File: flow/run.sh
#!/bin/bash
# the make line also repeats each setting of config.mk as NAME=value (left out here)
make -C /OpenROAD-flow-scripts/flow DESIGN_CONFIG=/design/flow/config.mk WORK_HOME=/design/flow/orfs CLKGATE_MAP_FILE= finish
File: flow/config.mk
export PLATFORM = sky130hd
export DESIGN_NAME = DSP
export DESIGN_NICKNAME = DSP
export VERILOG_FILES = /design/flow/design.v
export SDC_FILE = /design/flow/constraint.sdc
export NUM_CORES = 4
export LEC_CHECK = 0
export ABC_AREA = 1
export CAP_MARGIN = 20
export CELL_PAD_IN_SITES_DETAIL_PLACEMENT = 0
export CELL_PAD_IN_SITES_GLOBAL_PLACEMENT = 2
export CORE_MARGIN = 2
export CORE_UTILIZATION = 20
export CTS_CLUSTER_SIZE = 83
export PLACE_DENSITY_LB_ADDON = 0.04
export SLEW_MARGIN = 30
export TNS_END_PERCENT = 5
File: flow/constraint.sdc
create_clock -name core_clock -period 4.49 [get_ports {CLK}]
set_input_delay 0.8980 -clock core_clock [delete_from_list [all_inputs] [get_ports {CLK}]]
set_output_delay 0.8980 -clock core_clock [all_outputs]
set_load 0.01 [all_outputs]
File: flow/design.v
module reg_mux(in,out,clk,ce,rst);
parameter WIDTH=18;
parameter PIPELINE=0; 
parameter RESET_TYPE="SYNC";  
input[WIDTH-1:0] in;
input clk,ce,rst;
output reg[WIDTH-1:0] out;
generate
	if(PIPELINE && RESET_TYPE=="SYNC") begin
		always @(posedge clk) begin
			if(rst) begin
				out<=0;
			end
			else if(ce) begin
				out<=in;
			end
		end
	end
endgenerate
generate
	if(PIPELINE && RESET_TYPE=="ASYNC") begin
		always @(posedge clk or posedge rst) begin
			if (rst) begin
				out<=0;
			end
			else if (ce) begin
				out<=in;
			end
		end
	end
endgenerate
generate
	if(PIPELINE==0) begin
		always @(*) begin
			out=in;
		end
	end
endgenerate
endmodule
module DSP(A,B,C,D,CARRYIN,M,P,CARRYOUT,CARRYOUTF,CLK,OPMODE,
CEA,CEB,CEC,CED,CECARRYIN,CEM,CEP,CEOPMODE,
RSTA,RSTB,RSTC,RSTD,RSTCARRYIN,RSTM,RSTP,RSTOPMODE,
BCOUT,PCIN,PCOUT);
input[17:0] A, B, D;
input[47:0] C,PCIN;
input[7:0] OPMODE;
input CARRYIN,CLK,CEA,CEB,CEC,CECARRYIN,CED,CEM,CEP,CEOPMODE;
input RSTA,RSTB,RSTC,RSTD,RSTCARRYIN,RSTM,RSTP,RSTOPMODE;
output wire[35:0] M;
output wire[47:0] P,PCOUT;
output wire[17:0] BCOUT;
output CARRYOUT,CARRYOUTF;
parameter A0REG=0;	 
parameter A1REG=1; 
parameter B0REG=0;
parameter B1REG=1;
parameter CREG=1;
parameter DREG=1;
parameter MREG=1;
parameter PREG=1;
parameter CARRYINREG=1;
parameter CARRYOUTREG=1;
parameter OPMODEREG=1;
parameter CARRYINSEL="OPMODE5";  
parameter B_INPUT="DIRECT";  
parameter RSTTYPE="SYNC";   
wire[7:0] OPMODE_REG;
wire[17:0] D_REG;
reg[17:0] B0_IN;
wire[17:0] B0_REG;
reg[17:0] PRE_RESULT;
wire[17:0] B1_IN;
wire[17:0] B1_REG;
wire[17:0] A0_REG;
wire[17:0] A1_REG;
wire[35:0] Product_Result;
wire[35:0] M_REG;
reg[47:0] X_OUT;
reg[47:0] Z_OUT;
wire[48:0] Post_Result;
wire[47:0] C_REG;
reg Carry_IN;  
wire CIN; 
wire Carry_Out_In;
reg_mux #(.WIDTH(18), .PIPELINE(DREG), .RESET_TYPE(RSTTYPE)) DREG_INST(.in(D), .out(D_REG), .clk(CLK), .ce(CED), .rst(RSTD));
reg_mux #(.WIDTH(18), .PIPELINE(B0REG), .RESET_TYPE(RSTTYPE)) B0REG_INST(.in(B0_IN), .out(B0_REG), .clk(CLK), .ce(CEB), .rst(RSTB));
reg_mux #(.WIDTH(18), .PIPELINE(B1REG), .RESET_TYPE(RSTTYPE)) B1REG_INST(.in(B1_IN), .out(B1_REG), .clk(CLK), .ce(CEB), .rst(RSTB));
reg_mux #(.WIDTH(18), .PIPELINE(A0REG), .RESET_TYPE(RSTTYPE)) A0REG_INST(.in(A), .out(A0_REG), .clk(CLK), .ce(CEA), .rst(RSTA));
reg_mux #(.WIDTH(18), .PIPELINE(A1REG), .RESET_TYPE(RSTTYPE)) A1REG_INST(.in(A0_REG), .out(A1_REG), .clk(CLK), .ce(CEA), .rst(RSTA));
reg_mux #(.WIDTH(48), .PIPELINE(CREG), .RESET_TYPE(RSTTYPE)) CREG_INST(.in(C), .out(C_REG), .clk(CLK), .ce(CEC), .rst(RSTC));
reg_mux #(.WIDTH(36), .PIPELINE(MREG), .RESET_TYPE(RSTTYPE)) MREG_INST(.in(Product_Result), .out(M_REG), .clk(CLK), .ce(CEM), .rst(RSTM));
reg_mux #(.WIDTH(1), .PIPELINE(CARRYINREG), .RESET_TYPE(RSTTYPE)) CYIREG_INST(.in(Carry_IN), .out(CIN), .clk(CLK), .ce(CECARRYIN), .rst(RSTCARRYIN));
reg_mux #(.WIDTH(8), .PIPELINE(OPMODEREG), .RESET_TYPE(RSTTYPE)) OPMODEREG_INST(.in(OPMODE), .out(OPMODE_REG), .clk(CLK), .ce(CEOPMODE), .rst(RSTOPMODE));
reg_mux #(.WIDTH(1), .PIPELINE(CARRYOUTREG), .RESET_TYPE(RSTTYPE)) CYOREG_INST(.in(Carry_Out_In), .out(CARRYOUT), .clk(CLK), .ce(CECARRYIN), .rst(RSTCARRYIN));
reg_mux #(.WIDTH(48), .PIPELINE(PREG), .RESET_TYPE(RSTTYPE)) PREG_INST(.in(Post_Result), .out(P), .clk(CLK), .ce(CEP), .rst(RSTP));
always @(*) begin
	case(B_INPUT)
		"DIRECT": B0_IN=B;
		"CASCADE": B0_IN=BCOUT;
		default: B0_IN=0;
	endcase
end
always @(*) begin
	if(OPMODE_REG[6])
		PRE_RESULT= D_REG - B0_REG;	
	else
		PRE_RESULT= D_REG + B0_REG;
end
assign B1_IN=(OPMODE_REG[4])? PRE_RESULT: B0_REG;
assign Product_Result=B1_REG * A1_REG;
assign M=M_REG;
always @(*) begin
	case(CARRYINSEL)
		"CARRYIN": Carry_IN=CARRYIN;
		"OPMODE5": Carry_IN=OPMODE_REG[5];
		default: Carry_IN=0;
	endcase
end
always @(*) begin
	case({ OPMODE_REG[3], OPMODE_REG[2]})
		0: Z_OUT=0;
		1: Z_OUT=PCIN;
		2: Z_OUT=P;
		3: Z_OUT=C_REG;
	endcase
end
always @(*) begin
	case( {OPMODE_REG[1], OPMODE_REG[0]})
		0: X_OUT=0;
		1: X_OUT={ {13{M_REG[35]}} , M_REG[34:0] };  
 		2: X_OUT=P;
		3: X_OUT={D_REG[11:0], A1_REG, B1_REG};    
	endcase
end
assign Post_Result= ( OPMODE_REG[7] )? (Z_OUT-(X_OUT+CIN)) : (Z_OUT+X_OUT+CIN) ;
assign Carry_Out_In=Post_Result[48];
assign BCOUT= B1_REG;
assign CARRYOUTF= CARRYOUT;
assign PCOUT=P;
endmodule
==> flow_summary.yaml, run 1 <==
# physical design summary
run_status:
  outcome: "failed layout checks"
  failed_checks: "setup timing"
pwr:
  pwr-share-seq_pct: 19.8
  p_sw_uw: 5041
  total_power_uw: 10420
  switching_share_pct: 48.39
  comb_power_share_pct: 62.4
  internal_power_uw: 5377
  seq-power_uw: 2060
  cellPowerDensity_nw_per_um2: 248.3
  pg_clk_uw: 1860
  top_power_group: "combinational cells"
  ir_drop_mv: 0.3224
  powerComb_uw: 6500
  clockPowerShare_pct: 17.8
  p_leak_uw: 0.02219
yosys:
  ys_types: 45
  yosysTopAreaCellShare_pct: 17.93
  synth_top_cell_by_count: "nand2_1"
  synth.avg_cell_area_um2: 6.196
  synthArstFlopShare_pct: 0
  synth_flops: 196
  synth-area-yosys_um2: 30800
  yosys_warnings: 8
  syn_inst: 4971
  syn_area_um2: 30800
  logic_family: "adder cells"
  synthesis.nets: 5675
  ys_seq_share_pct: 12.74
  synth_top_flop_cell: "dfxtp_1"
  synthTopCellsByCount: "1471 x nand2_1, 1146 x inv_1, 392 x a21oi_1, 286 x nor2_1, 267 x ha_1"
  compound_area_share_pct: 13.60
  yosys.area.top_type: "nand2_1"
  topCellsByArea: "nand2_1 18%, fa_1 17%, inv_1 14%"
  edf_count: 0
  fa_ha_area_share_pct: 27.81
  ys_cells: 4971
  synth.cellmix.simpleShare_pct: 26.90
  ys_sh_mux_pct: 0
  xor_area_share_pct: 1.564
worst_setup_path:
  end_kind: "register"
  cpMaxStageDelayCell: "fa_1"
  reg2reg_depth: 26
  cp_max_fo: 7
  cp-startpoint: "B1REG_INST.out[5]$_SDFFE_PP0P_"
  critical_path.max_stage_delay_ns: 0.57
  cpMostUsedCell: "fa_1"
  path_class: "register to register"
  worstPathArrival_ns: 5.82
  r2r_end: "MREG_INST.out[25]$_SDFFE_PP0P_"
  path_depth: 26
  worstPathRequired_ns: 4.94
  rrSetupSlack_ns: -0.89
  critPathBufInv: 10
  crit_path_end: "MREG_INST.out[25]$_SDFFE_PP0P_"
  path_delay_family: "adder cells"
  r2r-start: "B1REG_INST.out[5]$_SDFFE_PP0P_"
  cp-start-kind: "register"
floorplan:
  row_count: 144
  ios: 328
  coreArea_um2: 153500
  die-height_um: 396.4
  dieArea_um2: 157200
  initCoreUtil_pct: 20.06
  die_w_um: 396.4
cells_and_area:
  area_growth_pct: 36.24
  final_util_pct: 27.34
  fin_nets: 6349
  fin_area_um2: 41960
  num-fill-cells: 17600
timing:
  fin_skew_ns: 0.02475
  setup_ws_ns: -0.8882
  period_minus_slack_ns: 5.378
  hold_viol_final: 0
  max-slew-margin-rel_pct: 35.65
  finalSetupViolations: 27
  setup_tns_ns: -20.03
  drv_slew: 0
  rsz0062_at_grt: "yes"
  fin_crit_sh_pct: 119.8
  fmax_ghz: 0.1859
  worst_slew_pin_slew_ns: 0.9653
route:
  routedWlPerCell_um: 23.11
  first_pass_iters: 5
  via_count: 32920
  via_per_inst: 4.273
  drc: 0
  routed_wl_um: 178100
  ant_nets: 0
  drt_iter0_drc: 1566
placed_design:
  portBuffers: 326
  place.detailed.hpwl_um: 157100
  post-place-ws_ns: -1.355
  placed_area_um2: 40290
  gp_congestion: 0.8748
worst_hold_path:
  holdPathStages: 2
  hp-start: "CREG_INST.out[47]$_SDFFE_PP0P_"
  holdPathEnd: "CREG_INST.out[47]$_SDFFE_PP0P_"
  min-delay-path-class: "register to register"
global_routing:
  antenna_found_initial: 10
  grtUsageTotal_pct: 22.54
  grt_pass1_wl_um: 251800
  grt_max_degree: 54
  first_global_vias: 34470
  gr-total-overflow: 0
clock_tree:
  cts_sinks: 196
  h-tree-depth: 4
  cts.clk_slew.worst_paths_ns: 0.09
  numCtsBuffers: 17
  cts-root-buf: "clkbuf_16"
  cts_tree: "done"
  cts_hold_buf: 0
  cts_buffer_depth: 2
  clk_latency_ns: 0.55
flow_run:
  openroad.warnings: 77
  maxCapViolCount: 0
-- per-layer routing --
layer,up-vias,GRT usage (%),share of wire (%)
li1,16400,-,-
met1,16010,28.85,45
met2,445,41.56,52
met3,64,1.878,2.2
met4,0,3.293,1.2
met5,-,0,0
-- final cells by class --
type	count	area, um2	area share, %
diodes	3	7.507	0.01789
clock buffers	18	439.2	1.047
clock inverters	14	188.9	0.4502
inverters	1159	4353	10.37
multi-input cells	3400	22530	53.70
flip-flops and latches	196	3999	9.529
well taps	2044	2557	6.094
repair buffers	871	7886	18.79
-- stage by stage --
| stage | hold slack, ns | cells |
|---|---|---|
| CTS | 0.4678 | 7693 |
| global route | 0.4777 | 7702 |
| floorplan | 0.4378 | 4971 |
| detailed placement | 0.4534 | 7655 |
| finish | 0.4655 | 7705 |
| global placement | 0.4513 | 7655 |
-- timing repair --
item	CTS	global route
pin swaps	32	85
endpoints found under the hold margin	0	0
resized	104	151
setup buffers	6	13
setup endpoints to repair	37	44
==> run 2, diff against run 1 <==
Settings changed: ABC_AREA 1 to not set, CELL_PAD_IN_SITES_DETAIL_PLACEMENT 0 to 1, CELL_PAD_IN_SITES_GLOBAL_PLACEMENT 2 to not set, CORE_MARGIN 2 to 8, CORE_UTILIZATION 20 to 40, CTS_CLUSTER_DIAMETER set to 100, CTS_CLUSTER_SIZE 83 to 17, GPL_ROUTABILITY_DRIVEN set to 1, MAX_ROUTING_LAYER set to met5, PLACE_DENSITY_LB_ADDON 0.04 to 0.03, TNS_END_PERCENT 5 to 65.
Clock period 4.49 ns to 12.9 ns, I/O delays scaled along.
==> run 2 against run 1 <==
  * Now clean on timing, DRC and antenna
  * Cell count shrank 43%
  * Core utilization is 19 points higher
  * Register-to-register slack improved by 6.4 ns
  * Non-clock buffer count is 497 lower
  * Fmax down 27%
  * Critical path depth is 4 lower
  * Synthesized cell count down 32%
  * Via count fell by 25%
  * Wire length fell by 42%
  * Flip-flop count did not move
  * Critical path type unchanged
  * Critical endpoint is now MREG_INST.out[34]$_SDFFE_PP0P_
  * Largest cell class unchanged
==> flow_summary.yaml, run 2 <==
# physical design summary
run_status:
  outcome: "complete, no violations"
pwr:
  powerComb_uw: 1490
  total_power_uw: 2814
  pg_clk_uw: 589
  p_leak_uw: 0.01505
  clockPowerShare_pct: 20.9
  switching_share_pct: 44.49
  pwr-share-seq_pct: 26.0
  top_power_group: "combinational cells"
  comb_power_share_pct: 53.0
  p_sw_uw: 1252
  internal_power_uw: 1562
  ir_drop_mv: 0.08573
  cellPowerDensity_nw_per_um2: 88.47
  seq-power_uw: 732
cells_and_area:
  final_util_pct: 46.46
  area_growth_pct: 15.27
  num-fill-cells: 8114
  fin_nets: 4229
yosys:
  synth_top_flop_cell: "dfxtp_1"
  syn_area_um2: 27590
  yosys.area.top_type: "fa_1"
  fa_ha_area_share_pct: 31.04
  xor_area_share_pct: 3.999
  ys_types: 80
  synthArstFlopShare_pct: 0
  synthesis.nets: 4078
  synth-area-yosys_um2: 27590
  topCellsByArea: "fa_1 19%, dfxtp_1 14%, ha_1 12%"
  logic_family: "adder cells"
  syn_inst: 3374
  yosys_warnings: 8
  yosysTopAreaCellShare_pct: 18.94
  edf_count: 0
  synth_top_cell_by_count: "inv_1"
  synth_flops: 196
  synthTopCellsByCount: "457 x inv_1, 318 x nand2_1, 276 x nor2_1, 267 x ha_1, 261 x fa_1"
  ys_seq_share_pct: 14.22
  synth.cellmix.simpleShare_pct: 16.46
  compound_area_share_pct: 15.68
  ys_cells: 3374
  synth.avg_cell_area_um2: 8.178
  ys_sh_mux_pct: 8.398
route:
  ant_nets: 0
  routedWlPerCell_um: 23.48
  routed_wl_um: 103800
  first_pass_iters: 5
  via_count: 24790
  drc: 0
  via_per_inst: 5.608
  drt_iter0_drc: 1237
worst_setup_path:
  worstPathArrival_ns: 7.73
  r2r_end: "MREG_INST.out[34]$_SDFFE_PP0P_"
  critPathBufInv: 4
  path_class: "register to register"
  path_delay_family: "adder cells"
  cpMaxStageDelayCell: "dfxtp_1"
  cpMostUsedCell: "fa_1"
  critical_path.max_stage_delay_ns: 0.96
  cp-start-kind: "register"
  crit_path_end: "MREG_INST.out[34]$_SDFFE_PP0P_"
  critical_path.cell_chain: "and2_1 -> fa_1 -> inv_1 -> fa_1 -> fa_1 -> inv_1 -> fa_1 -> fa_1 -> inv_1 -> fa_1 -> inv_1 -> ha_1 -> a21o_1 -> a21o_1 -> a21oi_1 -> o22ai_1 -> a211oi_1 -> o21ai_0 -> a211oi_1 -> o21ai_0 -> xnor2_1 -> o22ai_1"
  end_kind: "register"
  reg2reg_depth: 22
  worstPathRequired_ns: 13.28
  cp_max_fo: 20
  r2r-start: "A1REG_INST.out[8]$_SDFFE_PP0P_"
  cp-startpoint: "A1REG_INST.out[8]$_SDFFE_PP0P_"
  path_depth: 22
  rrSetupSlack_ns: 5.54
clock_tree:
  numCtsBuffers: 17
  cts_tree: "done"
  cts_sinks: 196
  clk_latency_ns: 0.52
  cts-root-buf: "clkbuf_16"
  h-tree-depth: 4
  cts_buffer_depth: 2
  post_cts_resize_count: 0
  postCtsSetupBuffers: 0
  cts.clk_slew.worst_paths_ns: 0.08
  cts_hold_buf: 0
timing:
  period_minus_slack_ns: 7.358
  rsz0062_at_grt: "no"
  worst_slew_pin_slew_ns: 0.9764
  finalSetupViolations: 0
  drv_slew: 0
  hold_viol_final: 0
  setup_ws_ns: 5.542
  fmax_ghz: 0.1359
  setup_tns_ns: 0
  max-slew-margin-rel_pct: 34.82
  fin_crit_sh_pct: 57.04
  fin_skew_ns: 0.01799
global_routing:
  antenna_found_initial: 4
  grt_max_degree: 58
  first_global_vias: 27330
  grt_pass1_wl_um: 161800
  gr-total-overflow: 0
  grtUsageTotal_pct: 26.50
flow_run:
  openroad.warnings: 74
  maxCapViolCount: 0
worst_hold_path:
  min-delay-path-class: "register to register"
  holdPathStages: 2
  hp-start: "MREG_INST.out[23]$_SDFFE_PP0P_"
  holdPathEnd: "MREG_INST.out[23]$_SDFFE_PP0P_"
floorplan:
  coreArea_um2: 68470
  die-height_um: 278.7
  die_w_um: 278.7
  dieArea_um2: 77650
  ios: 328
  row_count: 96
  initCoreUtil_pct: 40.30
placed_design:
  place.detailed.hpwl_um: 80660
  gp_congestion: 0.8820
  portBuffers: 326
  post-place-ws_ns: 5.531
run 2: cell type report:
class / instances / area [um2] / share of cell area (%)
diodes: 1 / 2.502 / 0.007868
clock buffers: 19 / 442.9 / 1.393
clock inverters: 13 / 143.9 / 0.4524
inverters: 459 / 1723 / 5.417
multi-input cells: 2477 / 20870 / 65.62
flip-flops and latches: 196 / 3933 / 12.36
well taps: 882 / 1104 / 3.470
repair buffers: 374 / 3586 / 11.27
run 2: per-layer routing:
layer  global-route usage (%)  up-vias  part of all wire (%)
met3                    2.913      136                   4.1
li1                         -    11410                     -
met2                    46.14      551                    49
met5                        0        -                     0
met4                    8.115        0                   2.4
met1                    34.31    12690                    45
run 2: stage by stage:
step | hold WS, ns | area (um2) | instances
6_report | 0.4967 | 31810 | 4421
5_1_grt | 0.5215 | 31810 | 4421
4_1_cts | 0.4958 | 31810 | 4420
3_5_place_dp | 0.4813 | 31220 | 4388
3_3_place_gp | 0.4679 | 31220 | 4388
2_1_floorplan | 0.4544 | 27590 | 3374
==> run 3, diff against run 2 <==
Settings changed: CAP_MARGIN 20 to 0, CELL_PAD_IN_SITES_DETAIL_PLACEMENT 1 to not set, CORE_MARGIN 8 to 2, CORE_UTILIZATION 40 to 68, CTS_CLUSTER_DIAMETER 100 to 28, CTS_CLUSTER_SIZE 17 to 85, GPL_ROUTABILITY_DRIVEN 1 to not set, MAX_ROUTING_LAYER met5 to met4, PLACE_DENSITY set to 0.6, PLACE_DENSITY_LB_ADDON 0.03 to not set, SETUP_SLACK_MARGIN set to 0.78, SLEW_MARGIN 30 to 20, TNS_END_PERCENT 65 to not set.
Clock period 12.9 ns to 6.31 ns, I/O delays scaled along.
==> run 3 against run 2 <==
  * The layout now fails its checks (setup timing)
  * Worst setup slack got worse by 6.0 ns
  * Clock power up 120%
  * Flip-flop count is the same
  * Final area is 3.5% higher
  * Total power rose by 130%
  * Cell count decreased by 5.8%
  * Area after synthesis unchanged
  * Global-route usage is 25 points higher
  * Critical path type unchanged
  * Largest cell class unchanged
  * Highest routed layer unchanged
==> flow_summary.yaml, run 3 <==
# physical design summary
flow_run:
  maxCapViolCount: 0
  openroad.warnings: 79
route:
  first_pass_iters: 14
  ant_nets: 0
  via_per_inst: 6.840
  drt_iter0_drc: 4371
  routed_wl_um: 111800
  drc: 0
  routedWlPerCell_um: 26.82
  via_count: 28500
yosys:
  synth.cellmix.simpleShare_pct: 16.46
  synthesis.nets: 4078
  edf_count: 0
  fa_ha_area_share_pct: 31.04
  topCellsByArea: "fa_1 19%, dfxtp_1 14%, ha_1 12%"
  synthArstFlopShare_pct: 0
  synth-area-yosys_um2: 27590
  synth_top_flop_cell: "dfxtp_1"
  logic_family: "adder cells"
  syn_inst: 3374
  xor_area_share_pct: 3.999
  synthTopCellsByCount: "457 x inv_1, 318 x nand2_1, 276 x nor2_1, 267 x ha_1, 261 x fa_1"
  synth_flops: 196
  yosys_warnings: 8
  yosys.area.top_type: "fa_1"
  ys_types: 80
  synth.avg_cell_area_um2: 8.178
  synth_top_cell_by_count: "inv_1"
  ys_seq_share_pct: 14.22
  yosysTopAreaCellShare_pct: 18.94
  ys_cells: 3374
  ys_sh_mux_pct: 8.398
  syn_area_um2: 27590
  compound_area_share_pct: 15.68
worst_setup_path:
  end_kind: "register"
  cpMostUsedCell: "fa_1"
  r2r-start: "B1REG_INST.out[9]$_SDFFE_PP0P_"
  cp-startpoint: "B1REG_INST.out[9]$_SDFFE_PP0P_"
  critical_path.max_stage_delay_ns: 0.61
  r2r_end: "MREG_INST.out[26]$_SDFFE_PP0P_"
  path_delay_family: "adder cells"
  cp-start-kind: "register"
  worstPathRequired_ns: 6.77
  reg2reg_depth: 21
  path_depth: 21
  critical_path.cell_chain: "buf_4 -> nand2_1 -> fa_1 -> fa_2 -> fa_1 -> inv_2 -> fa_2 -> fa_1 -> inv_1 -> fa_1 -> inv_2 -> ha_4 -> buf_6 -> nand4_1 -> buf_6 -> nor3_4 -> a211oi_4 -> o21ai_2 -> a211oi_4 -> or3_1 -> a311oi_1"
  path_class: "register to register"
  cp_max_fo: 10
  cpMaxStageDelayCell: "fa_1"
  critPathBufInv: 6
  rrSetupSlack_ns: -0.48
  worstPathArrival_ns: 7.25
  crit_path_end: "MREG_INST.out[26]$_SDFFE_PP0P_"
timing:
  worst_slew_pin_slew_ns: 1.266
  drv_slew: 0
  max-slew-margin-rel_pct: 15.12
  rsz0062_at_grt: "yes"
  fin_skew_ns: 0.02596
  setup_ws_ns: -0.4785
  fin_crit_sh_pct: 107.6
  fmax_ghz: 0.1473
  hold_viol_final: 0
  finalSetupViolations: 16
  period_minus_slack_ns: 6.789
floorplan:
  initCoreUtil_pct: 69.13
  die_w_um: 205.4
  dieArea_um2: 42210
  ios: 328
  die-height_um: 205.4
  row_count: 73
  coreArea_um2: 39910
global_routing:
  grt_max_degree: 63
  antenna_found_initial: 12
  first_global_vias: 28360
  grtUsageTotal_pct: 51.04
  grt_pass1_wl_um: 157300
  gr-total-overflow: 0
pwr:
  internal_power_uw: 3464
  p_sw_uw: 2893
  cellPowerDensity_nw_per_um2: 193.1
  pwr-share-seq_pct: 24.9
  ir_drop_mv: 0.2510
  clockPowerShare_pct: 20.5
  powerComb_uw: 3470
  switching_share_pct: 45.51
  seq-power_uw: 1580
  top_power_group: "combinational cells"
  pg_clk_uw: 1310
  comb_power_share_pct: 54.6
  p_leak_uw: 0.01559
run_status:
  failed_checks: "setup timing"
  outcome: "failed layout checks"
clock_tree:
  cts_buffer_depth: 2
  cts_tree: "done"
  clk_latency_ns: 0.56
  cts_sinks: 196
  h-tree-depth: 4
  cts.clk_slew.worst_paths_ns: 0.09
  cts-root-buf: "clkbuf_16"
  numCtsBuffers: 17
cells_and_area:
  comb_area_um2: 21420
  fin_nets: 4313
  final_util_pct: 82.50
  fin_cells: 4166
  regArea_um2: 4046
  num-fill-cells: 2282
  area_growth_pct: 19.33
placed_design:
  portBuffers: 326
  place.detailed.hpwl_um: 71830
  dp_cells: 4058
  gp_congestion: 1.019
worst_hold_path:
  holdPathStages: 2
  min-delay-path-class: "register to register"
  holdPathEnd: "CREG_INST.out[1]$_SDFFE_PP0P_"
  hp-start: "CREG_INST.out[1]$_SDFFE_PP0P_"
==> run 3: final cells by class <==
cell class | instances | area share [%]
Timing Repair Buffer | 458 | 13.38
Multi-Input combinational cell | 2477 | 65.04
Clock inverter | 15 | 0.6270
Inverter | 459 | 5.232
Sequential cell | 196 | 12.29
Antenna cell | 19 | 0.1444
Clock buffer | 17 | 1.292
Tap cell | 525 | 1.995
==> run 3: layer usage <==
layer	wire, um	global-route usage, %	vias up
li1	-	-	11630
met1	35650	53.60	13170
met2	47660	76.88	2581
met3	15810	18.80	1116
met4	12630	41.88	0
met5	0	-	-
==> run 3: metrics by stage <==
| step | area (um2) | hold WS, ns | worst slack, ns | setup TNS, ns | total power (uW) |
|---|---|---|---|---|---|
| finish | 32930 | 0.5008 | -0.4785 | -4.241 | 6357 |
| global route | 32920 | 0.5178 | -0.5079 | -5.039 | 6606 |
| CTS | 32510 | 0.5019 | 0.3711 | 0 | 5877 |
| detailed placement | 31120 | 0.4801 | -0.07837 | -0.1023 | 4508 |
| global placement | 31120 | 0.4667 | 0.1520 | 0 | 4397 |
| floorplan | 28040 | 0.4544 | 0.4129 | 0 | 3529 |
==> run 3: repair_timing <==
action                                  4_1_cts  5_1_grt
resized                                     139       76
cloned                                        0        0
hold buffers                                  0        0
setup buffers                                42       15
pin swaps                                    48       42
endpoints found under the setup margin       22       25
==> run 4, diff against run 3 <==
Settings changed: CAP_MARGIN 0 to 20, CORE_UTILIZATION 68 to 65, CTS_CLUSTER_DIAMETER 28 to 362, CTS_CLUSTER_SIZE 85 to 41, SETUP_SLACK_MARGIN 0.78 to not set.
Clock period 6.31 ns to 5.3 ns, I/O delays scaled along.
==> run 4 against run 3 <==
  * The flow now stops in global routing (5_1_grt)
  * Die size increased by 4.5%
  * Area after synthesis unchanged
  * Synthesized cell count unchanged
==> flow_summary.yaml, run 4 <==
# implementation run metrics
clock_tree:
  h-tree-depth: 4
  cts_buffer_depth: 2
  cts_sinks: 196
  numCtsBuffers: 17
  cts_hold_buf: 0
  cts-root-buf: "clkbuf_16"
yosys:
  ys_seq_share_pct: 14.22
  ys_cells: 3374
  synthesis.nets: 4078
  ys_types: 80
  synth_flops: 196
  yosys.area.top_type: "fa_1"
  synth_top_flop_cell: "dfxtp_1"
  synth.avg_cell_area_um2: 8.178
  topCellsByArea: "fa_1 19%, dfxtp_1 14%, ha_1 12%"
  synth_top_cell_by_count: "inv_1"
  xor_area_share_pct: 3.999
  ys_sh_mux_pct: 8.398
  synth-area-yosys_um2: 27590
  synth.cellmix.simpleShare_pct: 16.46
  yosys_warnings: 8
  edf_count: 0
  syn_area_um2: 27590
  synthArstFlopShare_pct: 0
  logic_family: "adder cells"
  fa_ha_area_share_pct: 31.04
  synthTopCellsByCount: "457 x inv_1, 318 x nand2_1, 276 x nor2_1, 267 x ha_1, 261 x fa_1"
  yosysTopAreaCellShare_pct: 18.94
  compound_area_share_pct: 15.68
  syn_inst: 3374
floorplan:
  initCoreUtil_pct: 65.78
  row_count: 75
  die-height_um: 210.0
  die_w_um: 210.0
  ios: 328
  coreArea_um2: 41950
  dieArea_um2: 44120
placed_design:
  place.detailed.hpwl_um: 75930
  post-place-ws_ns: -0.9892
  dp_cells: 4222
  gp_congestion: 1.017
  placed_area_um2: 32370
  portBuffers: 326
run_status:
  last-stage-reached: "global routing (5_1_grt)"
  outcome: "did not finish"
  firstError: "[ERROR GRT-0232] Routing congestion too high. Check the congestion heatmap in the GUI."
global_routing:
  gr-total-overflow: 136
  grtUsageTotal_pct: 63.99
==> run 4: through the flow <==
stage	total power (uW)	utilization [%]
2_1_floorplan	4223	-
3_3_place_gp	5488	77.17
4_1_cts	7146	80.35
3_5_place_dp	5631	77.17
==> run 4: metal layers <==
layer  GRT overflow  track usage (%)
met1              1            64.05
met2             84            86.16
met3              0            38.93
met4             51            57.64
met5              -                -
==> run 4: what timing repair did <==
item / CTS
setup endpoints to repair: 23
pin swaps: 63
resized: 123
setup buffers: 50
==> run 5, diff against run 4 <==
Settings changed: ABC_AREA set to 0, CAP_MARGIN 20 to 15, CORE_ASPECT_RATIO set to 0.98, CORE_UTILIZATION 65 to 70, CTS_CLUSTER_DIAMETER 362 to 97, CTS_CLUSTER_SIZE 41 to 75, GPL_ROUTABILITY_DRIVEN set to 0, HOLD_SLACK_MARGIN set to -0.08, PLACE_DENSITY 0.6 to not set, PLACE_DENSITY_LB_ADDON set to 0.02, SETUP_SLACK_MARGIN set to -0.38, TNS_END_PERCENT set to 45.
Clock period 5.3 ns to 5.1 ns, I/O delays scaled along.
==> run 5 against run 4 <==
  * Now fails the layout checks on setup timing
  * Synthesized cell count unchanged
  * Die size down 7.0%
  * Area after synthesis unchanged
==> flow_summary.yaml, run 5 <==
# physical design summary
yosys:
  syn_area_um2: 27590
  synth.avg_cell_area_um2: 8.178
  xor_area_share_pct: 3.999
  compound_area_share_pct: 15.68
  edf_count: 0
  ys_cells: 3374
  topCellsByArea: "fa_1 19%, dfxtp_1 14%, ha_1 12%"
  synth-area-yosys_um2: 27590
  yosys_warnings: 8
  logic_family: "adder cells"
  synth_flops: 196
  synth_top_cell_by_count: "inv_1"
  ys_seq_share_pct: 14.22
  syn_inst: 3374
  synth.cellmix.simpleShare_pct: 16.46
  synthesis.nets: 4078
  fa_ha_area_share_pct: 31.04
  synthArstFlopShare_pct: 0
  synthTopCellsByCount: "457 x inv_1, 318 x nand2_1, 276 x nor2_1, 267 x ha_1, 261 x fa_1"
  ys_sh_mux_pct: 8.398
  yosysTopAreaCellShare_pct: 18.94
  yosys.area.top_type: "fa_1"
  ys_types: 80
  synth_top_flop_cell: "dfxtp_1"
worst_setup_path:
  cpMaxStageDelayCell: "o311ai_0"
  worstPathRequired_ns: 5.43
  critPathBufInv: 5
  reg2reg_depth: 18
  end_kind: "register"
  cp_max_fo: 5
  r2r_end: "MREG_INST.out[20]$_SDFFE_PP0P_"
  cp-startpoint: "A1REG_INST.out[16]$_SDFFE_PP0P_"
  crit_path_end: "MREG_INST.out[20]$_SDFFE_PP0P_"
  path_class: "register to register"
  cp-start-kind: "register"
  rrSetupSlack_ns: -2.03
  critical_path.cell_chain: "buf_4 -> nand2_1 -> fa_1 -> fa_1 -> inv_1 -> fa_1 -> fa_2 -> fa_1 -> inv_1 -> fa_1 -> inv_2 -> ha_4 -> buf_4 -> a21oi_2 -> o21ai_1 -> a21oi_1 -> o21bai_1 -> o311ai_0"
  critical_path.max_stage_delay_ns: 1.10
  worstPathArrival_ns: 7.46
  path_delay_family: "adder cells"
  path_depth: 18
  r2r-start: "A1REG_INST.out[16]$_SDFFE_PP0P_"
  cpMostUsedCell: "fa_1"
pwr:
  internal_power_uw: 4521
  seq-power_uw: 1920
  ir_drop_mv: 0.3275
  top_power_group: "combinational cells"
  clockPowerShare_pct: 19.7
  pg_clk_uw: 1620
  p_sw_uw: 3703
  total_power_uw: 8224
  pwr-share-seq_pct: 23.3
  p_leak_uw: 0.01639
  switching_share_pct: 45.02
  cellPowerDensity_nw_per_um2: 241.6
  comb_power_share_pct: 57.0
  powerComb_uw: 4680
timing:
  finalSetupViolations: 33
  fin_crit_sh_pct: 139.8
  drv_slew: 0
  setup_ws_ns: -2.032
  rsz0062_at_grt: "yes"
  fin_skew_ns: 0.02544
  period_minus_slack_ns: 7.132
  finalHoldWorstSlack_ns: 0.4940
  fmax_ghz: 0.1402
  hold_viol_final: 0
  worst_slew_pin_slew_ns: 1.217
  max-slew-margin-rel_pct: 17.85
floorplan:
  die-height_um: 200.6
  dieArea_um2: 41020
  coreArea_um2: 38640
  ios: 328
  initCoreUtil_pct: 71.41
  die_w_um: 204.6
  row_count: 71
placed_design:
  place.detailed.hpwl_um: 72720
  portBuffers: 326
global_routing:
  grtUsageTotal_pct: 50.34
  grt_pass1_wl_um: 155500
  grt_max_degree: 63
  gr-total-overflow: 0
  first_global_vias: 29200
  antenna_found_initial: 16
route:
  routed_wl_um: 113800
  routedWlPerCell_um: 26.37
  drt_iter0_drc: 5071
  via_per_inst: 6.893
  via_count: 29760
  drc: 0
  ant_nets: 0
  first_pass_iters: 13
worst_hold_path:
  min-delay-path-class: "register to register"
  holdPathStages: 2
  hp-start: "CREG_INST.out[47]$_SDFFE_PP0P_"
  holdPathEnd: "CREG_INST.out[47]$_SDFFE_PP0P_"
cells_and_area:
  area_growth_pct: 23.37
  fin_nets: 4475
clock_tree:
  cts_buffer_depth: 2
  cts-root-buf: "clkbuf_16"
  cts.clk_slew.worst_paths_ns: 0.09
  cts_tree: "done"
  h-tree-depth: 4
  cts_hold_buf: 0
  cts_sinks: 196
  clk_latency_ns: 0.55
  numCtsBuffers: 17
run_status:
  outcome: "failed layout checks"
  failed_checks: "setup timing"
flow_run:
  openroad.warnings: 78
  maxCapViolCount: 0
[run 5: cell type report]
| cell class | count | area (um2) |
|---|---|---|
| clock inverter | 15 | 212.7 |
| clock buffer | 17 | 425.4 |
| fill | 1887 | 4601 |
| sequential | 196 | 4016 |
| antenna | 22 | 55.05 |
| inverter | 459 | 1723 |
| tap | 511 | 639.4 |
| multi-input combinational | 2477 | 21360 |
| timing repair buffer | 620 | 5608 |
[run 5: layer usage]
metal | part of all wire (%) | track usage, % | vias to the layer above
li1 | - | - | 11940
met1 | 31 | 54.42 | 13650
met2 | 42 | 76.74 | 2878
met3 | 15 | 15.26 | 1280
met4 | 12 | 39.62 | 0
met5 | 0 | - | -
[run 5: timing repair]
item                                    in CTS  in global routing
endpoints found under the setup margin      22                 23
resized                                     82                 93
setup buffers                               34                 19
pin swaps                                   31                 64
hold endpoints to repair                     0                  0
gates cloned                                 0                  0
[run 5: metrics by stage]
step	TNS (ns)	util, %	cells	worst slack [ns]	area [um2]
after global routing	-39.82	88.06	4312	-2.528	34030
after floorplan	-8.825	-	3374	-0.7971	28040
after CTS	-12.85	86.72	4276	-0.8406	33510
after detailed placement	-18.86	83.80	4212	-1.053	32380
final	-30.95	88.09	4317	-2.032	34040
after global placement	-14.52	83.81	4212	-0.9089	32390
==> run 6, diff against run 5 <==
Settings changed: ABC_AREA 0 to not set, CAP_MARGIN 15 to 5, CORE_ASPECT_RATIO 0.98 to not set, CORE_UTILIZATION 70 to 65, CTS_CLUSTER_DIAMETER 97 to 29, CTS_CLUSTER_SIZE 75 to 86, GPL_ROUTABILITY_DRIVEN 0 to not set, HOLD_SLACK_MARGIN -0.08 to -0.09, PLACE_DENSITY_LB_ADDON 0.02 to not set, SETUP_SLACK_MARGIN -0.38 to 0.73, TNS_END_PERCENT 45 to 40.
Clock period 5.1 ns to 5.9 ns, I/O delays scaled along.
==> run 6 against run 5 <==
  * The layout still fails its checks (setup timing)
  * Flip-flop count stayed put
  * Non-clock buffer count is 115 lower
  * Via count is 4.0% lower
  * Critical endpoint is now MREG_INST.out[33]$_SDFFE_PP0P_
  * Highest routed layer unchanged
==> flow_summary.yaml, run 6 <==
# physical design summary
run_status:
  outcome: "failed layout checks"
  failed_checks: "setup timing"
placed_design:
  portBuffers: 326
  gp_congestion: 0.9822
  placed_area_um2: 31730
  post-place-ws_ns: -0.3832
  dp_cells: 4141
  place.detailed.hpwl_um: 74600
worst_hold_path:
  min-delay-path-class: "register to register"
  holdPathStages: 2
  holdPathEnd: "CREG_INST.out[30]$_SDFFE_PP0P_"
  hp-start: "CREG_INST.out[30]$_SDFFE_PP0P_"
clock_tree:
  h-tree-depth: 4
  numCtsBuffers: 17
  clk_latency_ns: 0.53
  cts.clk_slew.worst_paths_ns: 0.10
  cts_buffer_depth: 2
  cts_sinks: 196
  cts-root-buf: "clkbuf_16"
  cts_tree: "done"
timing:
  period_minus_slack_ns: 7.137
  max-slew-margin-rel_pct: 19.57
  fmax_ghz: 0.1401
  fin_skew_ns: 0.02584
  finalHoldWorstSlack_ns: 0.4998
  worst_slew_pin_slew_ns: 1.199
  fin_crit_sh_pct: 121.0
  setup_ws_ns: -1.237
  finalSetupViolations: 19
  drv_slew: 0
  hold_viol_final: 0
  rsz0062_at_grt: "yes"
pwr:
  pwr-share-seq_pct: 24.8
  p_sw_uw: 2997
  p_leak_uw: 0.01583
  switching_share_pct: 44.56
  powerComb_uw: 3770
  internal_power_uw: 3729
  comb_power_share_pct: 56.1
  pg_clk_uw: 1280
  seq-power_uw: 1670
  ir_drop_mv: 0.2587
  cellPowerDensity_nw_per_um2: 202.5
  top_power_group: "combinational cells"
  clockPowerShare_pct: 19.1
floorplan:
  dieArea_um2: 44120
  ios: 328
  die_w_um: 210.0
  row_count: 75
  die-height_um: 210.0
  coreArea_um2: 41950
  initCoreUtil_pct: 65.78
yosys:
  topCellsByArea: "fa_1 19%, dfxtp_1 14%, ha_1 12%"
  ys_sh_mux_pct: 8.398
  fa_ha_area_share_pct: 31.04
  synth_top_cell_by_count: "inv_1"
  ys_cells: 3374
  yosys.area.top_type: "fa_1"
  edf_count: 0
  synth.avg_cell_area_um2: 8.178
  synth_flops: 196
  ys_types: 80
  yosys_warnings: 8
  xor_area_share_pct: 3.999
  synthTopCellsByCount: "457 x inv_1, 318 x nand2_1, 276 x nor2_1, 267 x ha_1, 261 x fa_1"
  logic_family: "adder cells"
  compound_area_share_pct: 15.68
  syn_inst: 3374
  syn_area_um2: 27590
  synthesis.nets: 4078
  yosysTopAreaCellShare_pct: 18.94
  synthArstFlopShare_pct: 0
  synth_top_flop_cell: "dfxtp_1"
  synth.cellmix.simpleShare_pct: 16.46
  synth-area-yosys_um2: 27590
  ys_seq_share_pct: 14.22
route:
  drc: 0
  first_pass_iters: 14
  via_count: 28570
  drt_iter0_drc: 4092
  routedWlPerCell_um: 26.80
  ant_nets: 0
  routed_wl_um: 113300
  via_per_inst: 6.758
worst_setup_path:
  end_kind: "register"
  cp-start-kind: "register"
  worstPathArrival_ns: 7.55
  cp-startpoint: "A1REG_INST.out[6]$_SDFFE_PP0P_"
  r2r-start: "A1REG_INST.out[6]$_SDFFE_PP0P_"
  cpMaxStageDelayCell: "fa_1"
  reg2reg_depth: 22
  rrSetupSlack_ns: -1.24
  cpMostUsedCell: "fa_1"
  critPathBufInv: 5
  cp_max_fo: 6
  critical_path.cell_chain: "buf_12 -> and2_1 -> fa_1 -> inv_1 -> fa_1 -> fa_1 -> inv_1 -> fa_1 -> fa_1 -> inv_1 -> fa_2 -> inv_2 -> ha_4 -> o21a_1 -> o211ai_1 -> o21ai_2 -> or3_4 -> o211a_1 -> or2_4 -> a211oi_4 -> nor4_1 -> nand3b_1"
  r2r_end: "MREG_INST.out[33]$_SDFFE_PP0P_"
  path_depth: 22
  critical_path.max_stage_delay_ns: 0.71
  path_delay_family: "adder cells"
  crit_path_end: "MREG_INST.out[33]$_SDFFE_PP0P_"
  worstPathRequired_ns: 6.31
  path_class: "register to register"
flow_run:
  openroad.warnings: 79
  maxCapViolCount: 0
cells_and_area:
  fin_cells: 4228
  fin_area_um2: 33220
  fin_nets: 4360
  area_growth_pct: 20.39
global_routing:
  grt_max_degree: 63
  first_global_vias: 28210
  gr-total-overflow: 0
  grtUsageTotal_pct: 47.39
  grt_pass1_wl_um: 155200
  antenna_found_initial: 10
[run 6: stage by stage]
| stage | setup TNS [ns] | util, % | power [uW] |
|---|---|---|---|
| finish | -14.94 | 79.19 | 6726 |
| global placement | -1.140 | 75.64 | 4821 |
| global route | -18.73 | 79.18 | 6990 |
| CTS | -0.4508 | 77.79 | 6260 |
| floorplan | 0 | - | 3774 |
| detailed placement | -3.110 | 75.64 | 4951 |
[run 6: timing repair]
item	CTS	global route
endpoints found under the setup margin	23	38
cloned	0	1
gates resized	66	111
setup buffers	17	17
pin swaps	40	63
hold buffers	0	0
[run 6: final cells by class]
cell class / count / area, um2
antenna: 21 / 52.55
timing repair buffer: 505 / 4786
clock inverter: 13 / 150.1
fill: 2617 / 8727
clock buffer: 18 / 429.2
sequential: 196 / 4019
multi-input combinational: 2477 / 21390
tap: 539 / 674.4
inverter: 459 / 1723
[run 6: routing by layer]
| layer | up-vias | GRT usage, % | wire [um] | part of all wire, % |
|---|---|---|---|---|
| met1 | 13160 | 49.90 | 36540 | 32 |
| met2 | 2628 | 74.65 | 48490 | 43 |
| met5 | - | - | 0 | 0 |
| li1 | 11730 | - | - | - |
| met4 | 0 | 38.10 | 12980 | 11 |
| met3 | 1063 | 13.72 | 15300 | 14 |
==> run 7, diff against run 6 <==
Settings changed: CAP_MARGIN 5 to 20, CORE_UTILIZATION 65 to 57, CTS_CLUSTER_DIAMETER 29 to not set, CTS_CLUSTER_SIZE 86 to not set, HOLD_SLACK_MARGIN -0.09 to not set, MAX_ROUTING_LAYER met4 to not set, SETUP_SLACK_MARGIN 0.73 to 1.57, TNS_END_PERCENT 40 to not set.
==> run 7 against run 6 <==
  * Still fails the layout checks on setup timing
  * Critical path depth did not move
  * Non-clock buffer count is 135 higher
  * Cell count rose by 4.5%
  * Critical path type unchanged
  * Critical endpoint unchanged
==> flow_summary.yaml, run 7 <==
# physical design summary
run_status:
  outcome: "failed layout checks"
  failed_checks: "setup timing"
worst_setup_path:
  cpMostUsedCell: "fa_1"
  worstPathRequired_ns: 6.29
  path_delay_family: "adder cells"
  crit_path_end: "MREG_INST.out[33]$_SDFFE_PP0P_"
  path_depth: 22
  critPathBufInv: 4
  worstPathArrival_ns: 6.38
  reg2reg_depth: 22
  r2r-start: "B1REG_INST.out[7]$_SDFFE_PP0P_"
  rrSetupSlack_ns: -0.09
  r2r_end: "MREG_INST.out[33]$_SDFFE_PP0P_"
  critical_path.cell_chain: "buf_4 -> and2_1 -> fa_1 -> fa_1 -> ha_4 -> fa_1 -> fa_1 -> inv_1 -> fa_1 -> inv_2 -> ha_4 -> o21a_1 -> o21a_1 -> o21ai_2 -> a311o_1 -> a21oi_4 -> buf_4 -> o211a_1 -> or2_4 -> a211oi_4 -> nor4_1 -> nand3b_1"
  cp-start-kind: "register"
  critical_path.max_stage_delay_ns: 0.55
  cp_max_fo: 12
  cpMaxStageDelayCell: "fa_1"
  path_class: "register to register"
  end_kind: "register"
  cp-startpoint: "B1REG_INST.out[7]$_SDFFE_PP0P_"
yosys:
  fa_ha_area_share_pct: 31.04
  edf_count: 0
  syn_inst: 3374
  topCellsByArea: "fa_1 19%, dfxtp_1 14%, ha_1 12%"
  yosys.area.top_type: "fa_1"
  synthArstFlopShare_pct: 0
  ys_sh_mux_pct: 8.398
  synth.cellmix.simpleShare_pct: 16.46
  ys_cells: 3374
  compound_area_share_pct: 15.68
  synth.avg_cell_area_um2: 8.178
  ys_seq_share_pct: 14.22
  yosysTopAreaCellShare_pct: 18.94
  xor_area_share_pct: 3.999
  synth_flops: 196
  ys_types: 80
  yosys_warnings: 8
  synth_top_flop_cell: "dfxtp_1"
  synth_top_cell_by_count: "inv_1"
  syn_area_um2: 27590
  logic_family: "adder cells"
  synthesis.nets: 4078
  synthTopCellsByCount: "457 x inv_1, 318 x nand2_1, 276 x nor2_1, 267 x ha_1, 261 x fa_1"
  synth-area-yosys_um2: 27590
floorplan:
  ios: 328
  die-height_um: 224.0
  initCoreUtil_pct: 57.79
  dieArea_um2: 50190
  coreArea_um2: 47750
  row_count: 80
  die_w_um: 224.0
cells_and_area:
  final_util_pct: 75.97
  fin_cells: 4419
  area_growth_pct: 31.45
  fin_nets: 4495
route:
  first_pass_iters: 5
  via_per_inst: 6.029
  routedWlPerCell_um: 22.08
  drt_iter0_drc: 2039
  antenna-diode-count: 0
  routed_wl_um: 97570
  ant_nets: 0
  via_count: 26640
  drc: 0
timing:
  max-slew-margin-rel_pct: 23.27
  period_minus_slack_ns: 5.994
  rsz0062_at_grt: "yes"
  finalSetupViolations: 3
  fin_skew_ns: 0.01892
  hold_viol_final: 0
  worst_slew_pin_slew_ns: 1.151
  fmax_ghz: 0.1668
  fin_crit_sh_pct: 101.6
  drv_slew: 0
  setup_ws_ns: -0.09435
  finalHoldWorstSlack_ns: 0.5022
clock_tree:
  numCtsBuffers: 17
  h-tree-depth: 4
  cts_tree: "done"
  cts.clk_slew.worst_paths_ns: 0.09
  cts-root-buf: "clkbuf_16"
  cts_sinks: 196
  clk_latency_ns: 0.52
  cts_hold_buf: 0
  cts_buffer_depth: 2
placed_design:
  place.detailed.hpwl_um: 71410
  dp_cells: 4214
  gp_congestion: 0.9935
  portBuffers: 326
worst_hold_path:
  min-delay-path-class: "register to register"
  holdPathEnd: "CREG_INST.out[33]$_SDFFE_PP0P_"
  hp-start: "CREG_INST.out[33]$_SDFFE_PP0P_"
  holdPathStages: 2
global_routing:
  grt_pass1_wl_um: 146800
  gr-total-overflow: 0
  first_global_vias: 26830
  grtUsageTotal_pct: 37.52
  grt_max_degree: 62
  antenna_found_initial: 1
pwr:
  clockPowerShare_pct: 17.8
  comb_power_share_pct: 58.8
  top_power_group: "combinational cells"
  cellPowerDensity_nw_per_um2: 193.7
  ir_drop_mv: 0.2490
  seq-power_uw: 1640
  powerComb_uw: 4130
  p_sw_uw: 3041
  internal_power_uw: 3985
  pg_clk_uw: 1250
  p_leak_uw: 0.01701
  pwr-share-seq_pct: 23.3
  switching_share_pct: 43.28
flow_run:
  openroad.warnings: 79
  maxCapViolCount: 0
run 7: layer usage:
metal	vias to the layer above	GRT usage [%]	wire length, um
li1	11980	-	-
met1	13030	46.04	37870
met2	1363	64.71	46650
met3	265	6.178	8104
met4	2	16.95	4929
met5	-	0	13
run 7: layout make-up:
cell class	instances	area (um2)
clock buffer	17	425.4
clock inverter	15	156.4
fill	3390	11470
inverter	459	1738
multi-input combinational	2477	23160
sequential	196	4048
tap	615	769.5
timing repair buffer	640	5971
run 7: repair_timing:
action / in CTS / in global routing
buffers inserted: 97 / 75
resized: 312 / 272
gates cloned: 0 / 1
endpoints found under the setup margin: 61 / 61
pin swaps: 132 / 157
run 7: stage by stage:
stage / total power (uW) / setup WS, ns / TNS [ns] / instance area (um2)
2_1_floorplan: 3855 / 0.003528 / 0 / 28440
3_3_place_gp: 4901 / -0.2268 / -0.7779 / 31990
3_5_place_dp: 4975 / -0.2978 / -1.399 / 31990
4_1_cts: 6552 / 0.005164 / 0 / 34620
5_1_grt: 7399 / -0.2546 / -1.992 / 36270
6_report: 7026 / -0.09435 / -0.1755 / 36270
==> run 8, diff against run 7 <==
Settings changed: ABC_AREA set to 0, CAP_MARGIN 20 to 15, CORE_ASPECT_RATIO set to 0.98, CORE_UTILIZATION 57 to 72, CTS_CLUSTER_DIAMETER set to 29, CTS_CLUSTER_SIZE set to 72, GPL_ROUTABILITY_DRIVEN set to 0, MAX_ROUTING_LAYER set to met5, PLACE_DENSITY_LB_ADDON set to 0.27, SETUP_SLACK_MARGIN 1.57 to 1.85, SLEW_MARGIN 20 to 30, TNS_END_PERCENT set to 45.
Clock period 5.9 ns to 6.39 ns, I/O delays scaled along.
==> run 8 against run 7 <==
  * The flow now stops in global routing (5_1_grt)
  * Die size decreased by 20%
  * Synthesized cell count is the same
  * Area after synthesis did not move
==> flow_summary.yaml, run 8 <==
# implementation run metrics
global_routing:
  grtUsageTotal_pct: 87.49
  gr-total-overflow: 360
yosys:
  ys_types: 80
  synthTopCellsByCount: "457 x inv_1, 318 x nand2_1, 276 x nor2_1, 267 x ha_1, 261 x fa_1"
  syn_area_um2: 27590
  yosysTopAreaCellShare_pct: 18.94
  synthArstFlopShare_pct: 0
  edf_count: 0
  synth_top_cell_by_count: "inv_1"
  fa_ha_area_share_pct: 31.04
  ys_sh_mux_pct: 8.398
  ys_seq_share_pct: 14.22
  syn_inst: 3374
  ys_cells: 3374
  topCellsByArea: "fa_1 19%, dfxtp_1 14%, ha_1 12%"
  synth.cellmix.simpleShare_pct: 16.46
  logic_family: "adder cells"
  xor_area_share_pct: 3.999
  compound_area_share_pct: 15.68
  synth.avg_cell_area_um2: 8.178
  synth_flops: 196
  yosys.area.top_type: "fa_1"
  synthesis.nets: 4078
  yosys_warnings: 8
  synth_top_flop_cell: "dfxtp_1"
  synth-area-yosys_um2: 27590
run_status:
  last-stage-reached: "global routing (5_1_grt)"
  outcome: "did not finish"
  firstError: "[ERROR GRT-0232] Routing congestion too high. Check the congestion heatmap in the GUI."
floorplan:
  row_count: 70
  coreArea_um2: 37570
  die-height_um: 197.8
  die_w_um: 201.8
  initCoreUtil_pct: 73.44
  ios: 328
  dieArea_um2: 39910
clock_tree:
  h-tree-depth: 4
  cts_sinks: 196
  cts_buffer_depth: 2
  cts-root-buf: "clkbuf_16"
  cts_hold_buf: 0
  numCtsBuffers: 17
placed_design:
  place.detailed.hpwl_um: 69700
  placed_area_um2: 31080
  portBuffers: 326
[run 8: metrics by stage]
| stage | util, % | worst slack [ns] | hold WS, ns | cells | total power (uW) |
|---|---|---|---|---|---|
| after floorplan | - | 0.4929 | 0.4544 | 3374 | 3485 |
| after CTS | 88.35 | 0.4081 | 0.4964 | 4136 | 5766 |
| after global placement | 82.75 | 0.07137 | 0.4671 | 4035 | 4287 |
| after detailed placement | 82.73 | -0.1669 | 0.4799 | 4035 | 4415 |
[run 8: metal layers]
metal	track usage (%)	overflow
met3	78.87	18
met5	60.10	4
met4	90.63	125
met2	98.90	199
met1	84.69	14
[run 8: repair_timing]
action                                  in CTS
setup buffers                               69
endpoints found under the setup margin      62
pin swaps                                   86
gates cloned                                 1
resized                                    229
==> run 9, diff against run 8 <==
Settings changed: ABC_AREA 0 to 1, CAP_MARGIN 15 to 20, CORE_ASPECT_RATIO 0.98 to not set, CORE_UTILIZATION 72 to 50, CTS_CLUSTER_DIAMETER 29 to not set, CTS_CLUSTER_SIZE 72 to not set, GPL_ROUTABILITY_DRIVEN 0 to not set, MAX_ROUTING_LAYER met5 to not set, PLACE_DENSITY set to 0.6, PLACE_DENSITY_LB_ADDON 0.27 to not set, SETUP_SLACK_MARGIN 1.85 to not set, SLEW_MARGIN 30 to 20, TNS_END_PERCENT 45 to not set.
Clock period 6.39 ns to 4.66 ns, I/O delays scaled along.
==> run 9 against run 8 <==
  * The layout now fails its checks (setup timing)
  * Die size grew 59%
  * Area after synthesis grew 12%
  * Synthesized cell count grew 47%
==> flow_summary.yaml, run 9 <==
# physical design summary
timing:
  rsz0062_at_grt: "yes"
  worst_slew_pin_slew_ns: 1.138
  finalSetupViolations: 27
  fmax_ghz: 0.1865
  period_minus_slack_ns: 5.362
  hold_viol_final: 0
  fin_skew_ns: 0.03002
  setup_ws_ns: -0.7022
  drv_slew: 0
  setup_tns_ns: -14.17
  fin_crit_sh_pct: 115.1
  max-slew-margin-rel_pct: 24.14
  finalHoldWorstSlack_ns: 0.4660
route:
  first_pass_iters: 6
  drt_iter0_drc: 3756
  ant_nets: 0
  via_per_inst: 5.464
  routedWlPerCell_um: 21.37
  drc: 0
  routed_wl_um: 132300
  via_count: 33840
worst_setup_path:
  rrSetupSlack_ns: -0.70
  critPathBufInv: 6
  path_depth: 22
  critical_path.cell_chain: "buf_6 -> nand2_1 -> inv_1 -> fa_1 -> fa_1 -> fa_1 -> fa_1 -> fa_1 -> inv_1 -> fa_2 -> inv_1 -> ha_4 -> nand2_2 -> nor2_4 -> buf_4 -> a21oi_1 -> nor2_1 -> nor2_1 -> nand2_2 -> xor2_1 -> o21ai_1 -> inv_1"
  cpMostUsedCell: "fa_1"
  reg2reg_depth: 22
  path_delay_family: "adder cells"
  r2r_end: "MREG_INST.out[34]$_SDFFE_PP0P_"
  worstPathRequired_ns: 5.05
  crit_path_end: "MREG_INST.out[34]$_SDFFE_PP0P_"
  cp-startpoint: "B1REG_INST.out[7]$_SDFFE_PP0P_"
  critical_path.max_stage_delay_ns: 0.60
  worstPathArrival_ns: 5.76
  end_kind: "register"
  cp_max_fo: 6
  cpMaxStageDelayCell: "fa_2"
  path_class: "register to register"
  r2r-start: "B1REG_INST.out[7]$_SDFFE_PP0P_"
  cp-start-kind: "register"
placed_design:
  portBuffers: 326
  gp_congestion: 1.061
  post-place-ws_ns: -0.7791
  place.detailed.hpwl_um: 109100
yosys:
  ys_types: 45
  ys_cells: 4971
  xor_area_share_pct: 1.564
  yosysTopAreaCellShare_pct: 17.93
  yosys_warnings: 8
  ys_seq_share_pct: 12.74
  synth_top_flop_cell: "dfxtp_1"
  syn_inst: 4971
  edf_count: 0
  synth_top_cell_by_count: "nand2_1"
  syn_area_um2: 30800
  synthTopCellsByCount: "1471 x nand2_1, 1146 x inv_1, 392 x a21oi_1, 286 x nor2_1, 267 x ha_1"
  logic_family: "adder cells"
  synthArstFlopShare_pct: 0
  yosys.area.top_type: "nand2_1"
  synth.cellmix.simpleShare_pct: 26.90
  ys_sh_mux_pct: 0
  synthesis.nets: 5675
  topCellsByArea: "nand2_1 18%, fa_1 17%, inv_1 14%"
  fa_ha_area_share_pct: 27.81
  compound_area_share_pct: 13.60
  synth-area-yosys_um2: 30800
  synth.avg_cell_area_um2: 6.196
  synth_flops: 196
pwr:
  switching_share_pct: 49.17
  powerComb_uw: 5450
  clockPowerShare_pct: 17.8
  comb_power_share_pct: 60.1
  seq-power_uw: 2000
  internal_power_uw: 4608
  pg_clk_uw: 1620
  top_power_group: "combinational cells"
  ir_drop_mv: 0.3319
  total_power_uw: 9067
  cellPowerDensity_nw_per_um2: 234.8
  pwr-share-seq_pct: 22.0
  p_sw_uw: 4459
  p_leak_uw: 0.02095
global_routing:
  gr-total-overflow: 0
  first_global_vias: 31710
  grt_max_degree: 55
  grtUsageTotal_pct: 40.92
  antenna_found_initial: 1
  grt_pass1_wl_um: 193900
worst_hold_path:
  hp-start: "CREG_INST.out[33]$_SDFFE_PP0P_"
  holdPathEnd: "CREG_INST.out[33]$_SDFFE_PP0P_"
  holdPathStages: 2
  min-delay-path-class: "register to register"
floorplan:
  dieArea_um2: 63600
  ios: 328
  coreArea_um2: 60580
  row_count: 90
  initCoreUtil_pct: 50.84
  die-height_um: 252.2
  die_w_um: 252.2
flow_run:
  openroad.warnings: 78
  maxCapViolCount: 0
cells_and_area:
  area_growth_pct: 25.40
  fin_nets: 6099
  final_util_pct: 63.75
  num-fill-cells: 5626
run_status:
  failed_checks: "setup timing"
  outcome: "failed layout checks"
clock_tree:
  cts.clk_slew.worst_paths_ns: 0.09
  cts_hold_buf: 0
  cts_buffer_depth: 2
  cts-root-buf: "clkbuf_16"
  cts_sinks: 196
  h-tree-depth: 4
  clk_latency_ns: 0.52
  numCtsBuffers: 17
  cts_tree: "done"
run 9: stage by stage:
stage,cell area [um2],instances
2_1_floorplan,31480,4971
3_3_place_gp,36450,6110
3_5_place_dp,36450,6110
4_1_cts,38090,6176
5_1_grt,38620,6190
6_report,38620,6192
run 9: what timing repair did:
| action | CTS | global route |
|---|---|---|
| cloned | 0 | 1 |
| setup endpoints to repair | 27 | 29 |
| pin swaps | 82 | 85 |
| resized | 205 | 111 |
| setup buffers | 34 | 13 |
run 9: layer usage:
metal	wire, um	global-route usage [%]	vias up
met1	55310	56.18	15710
met4	6917	18.60	0
met2	56030	61.98	1888
li1	-	-	15930
met5	0	0	-
met3	14080	8.249	309
run 9: layout make-up:
class	count	area [um2]	share of cell area, %
diodes	2	5.005	0.01296
repair buffers	621	5861	15.17
clock inverters	14	150.1	0.3887
multi-input cells	3400	22810	59.05
inverters	1159	4350	11.26
flip-flops and latches	196	4031	10.44
clock buffers	18	439.2	1.137
well taps	782	978.4	2.533
==> run 10, diff against run 9 <==
Settings changed: CAP_MARGIN 20 to 15, CORE_ASPECT_RATIO set to 0.98, CORE_UTILIZATION 50 to 72, CTS_CLUSTER_SIZE set to 75, GPL_ROUTABILITY_DRIVEN set to 0, MAX_ROUTING_LAYER set to met4, PLACE_DENSITY 0.6 to not set, PLACE_DENSITY_LB_ADDON set to 0.01, TNS_END_PERCENT set to 45.
Clock period 4.66 ns to 5.48 ns, I/O delays scaled along.
==> run 10 against run 9 <==
  * Area after synthesis unchanged
  * Die size down 30%
  * Synthesized cell count unchanged
  * The flow now stops in global routing (5_1_grt)
==> flow_summary.yaml, run 10 <==
# implementation run metrics
run_status:
  outcome: "did not finish"
  last-stage-reached: "global routing (5_1_grt)"
clock_tree:
  cts_hold_buf: 0
  numCtsBuffers: 17
  cts_buffer_depth: 2
  cts-root-buf: "clkbuf_16"
  h-tree-depth: 4
  cts_sinks: 196
floorplan:
  row_count: 75
  dieArea_um2: 44450
  coreArea_um2: 42510
  initCoreUtil_pct: 72.46
  ios: 328
  die_w_um: 212.9
  die-height_um: 208.8
yosys:
  logic_family: "adder cells"
  fa_ha_area_share_pct: 27.81
  ys_sh_mux_pct: 0
  topCellsByArea: "nand2_1 18%, fa_1 17%, inv_1 14%"
  yosysTopAreaCellShare_pct: 17.93
  synthTopCellsByCount: "1471 x nand2_1, 1146 x inv_1, 392 x a21oi_1, 286 x nor2_1, 267 x ha_1"
  compound_area_share_pct: 13.60
  syn_area_um2: 30800
  synthesis.nets: 5675
  ys_cells: 4971
  yosys.area.top_type: "nand2_1"
  synth_top_flop_cell: "dfxtp_1"
  yosys_warnings: 8
  synth_top_cell_by_count: "nand2_1"
  synth.avg_cell_area_um2: 6.196
  ys_seq_share_pct: 12.74
  ys_types: 45
  synthArstFlopShare_pct: 0
  xor_area_share_pct: 1.564
  syn_inst: 4971
  synth.cellmix.simpleShare_pct: 26.90
  synth-area-yosys_um2: 30800
  edf_count: 0
  synth_flops: 196
placed_design:
  portBuffers: 326
  place.detailed.hpwl_um: 91490
==> run 10: per-stage QoR <==
stage / worst slack, ns / std cells / area [um2] / hold slack (ns) / utilization [%]
floorplan: 0.1619 / 4971 / 30800 / 0.4378 / -
global placement: -0.08767 / 5801 / 34940 / 0.4486 / 82.19
detailed placement: -0.2839 / 5801 / 34930 / 0.4527 / 82.18
CTS: -0.02424 / 5834 / 35660 / 0.4654 / 83.89
==> run 10: timing repair <==
action | in CTS
gates resized | 42
endpoints found under the setup margin | 22
pin swaps | 5
buffers inserted | 1
==> run 11, diff against run 10 <==
Settings changed: CAP_MARGIN 15 to 5, CORE_ASPECT_RATIO 0.98 to not set, CTS_CLUSTER_DIAMETER set to 358, CTS_CLUSTER_SIZE 75 to 15, GPL_ROUTABILITY_DRIVEN 0 to not set, MAX_ROUTING_LAYER met4 to not set, PLACE_DENSITY_LB_ADDON 0.01 to not set, TNS_END_PERCENT 45 to not set.
Clock period 5.48 ns to 5.28 ns, I/O delays scaled along.
==> run 11 against run 10 <==
  * The flow again stops in global routing (5_1_grt)
  * Area after synthesis is the same
  * Die size barely moved
  * Synthesized cell count is the same
==> flow_summary.yaml, run 11 <==
# implementation run metrics
yosys:
  yosys.area.top_type: "nand2_1"
  synth.cellmix.simpleShare_pct: 26.90
  ys_cells: 4971
  yosys_warnings: 8
  xor_area_share_pct: 1.564
  syn_area_um2: 30800
  synth_top_cell_by_count: "nand2_1"
  syn_inst: 4971
  topCellsByArea: "nand2_1 18%, fa_1 17%, inv_1 14%"
  fa_ha_area_share_pct: 27.81
  edf_count: 0
  synthArstFlopShare_pct: 0
  compound_area_share_pct: 13.60
  synth.avg_cell_area_um2: 6.196
  synth-area-yosys_um2: 30800
  synth_top_flop_cell: "dfxtp_1"
  synth_flops: 196
  synthesis.nets: 5675
  ys_types: 45
  synthTopCellsByCount: "1471 x nand2_1, 1146 x inv_1, 392 x a21oi_1, 286 x nor2_1, 267 x ha_1"
  ys_sh_mux_pct: 0
  logic_family: "adder cells"
  yosysTopAreaCellShare_pct: 17.93
  ys_seq_share_pct: 12.74
run_status:
  last-stage-reached: "global routing (5_1_grt)"
  outcome: "did not finish"
  firstError: "[ERROR GRT-0232] Routing congestion too high. Check the congestion heatmap in the GUI."
global_routing:
  grtUsageTotal_pct: 80.88
  gr-total-overflow: 332
placed_design:
  gp_congestion: 1.209
  placed_area_um2: 35190
  portBuffers: 326
  dp_cells: 5800
  place.detailed.hpwl_um: 94090
clock_tree:
  cts_buffer_depth: 2
  numCtsBuffers: 17
  cts_sinks: 196
  cts_hold_buf: 0
  h-tree-depth: 4
  cts-root-buf: "clkbuf_16"
floorplan:
  dieArea_um2: 44450
  initCoreUtil_pct: 73.26
  coreArea_um2: 42040
  row_count: 75
  die-height_um: 210.8
  ios: 328
  die_w_um: 210.8
-- run 11: metrics by stage --
step / setup WS [ns] / power, uW
floorplan: 0.002782 / 4184
global placement: -0.2345 / 5575
detailed placement: -0.5379 / 5695
CTS: -0.08797 / 7249
-- run 11: per-layer routing --
| layer | global-route usage [%] | GRT overflow |
|---|---|---|
| met1 | 79.46 | 6 |
| met2 | 96.38 | 195 |
| met3 | 67.65 | 5 |
| met4 | 83.07 | 125 |
| met5 | 34.93 | 1 |
-- run 11: what timing repair did --
action / in CTS
resized: 178
setup endpoints to repair: 25
pin swaps: 52
buffers inserted: 10
No activity file was given, so power comes from the tool's default toggle rates.
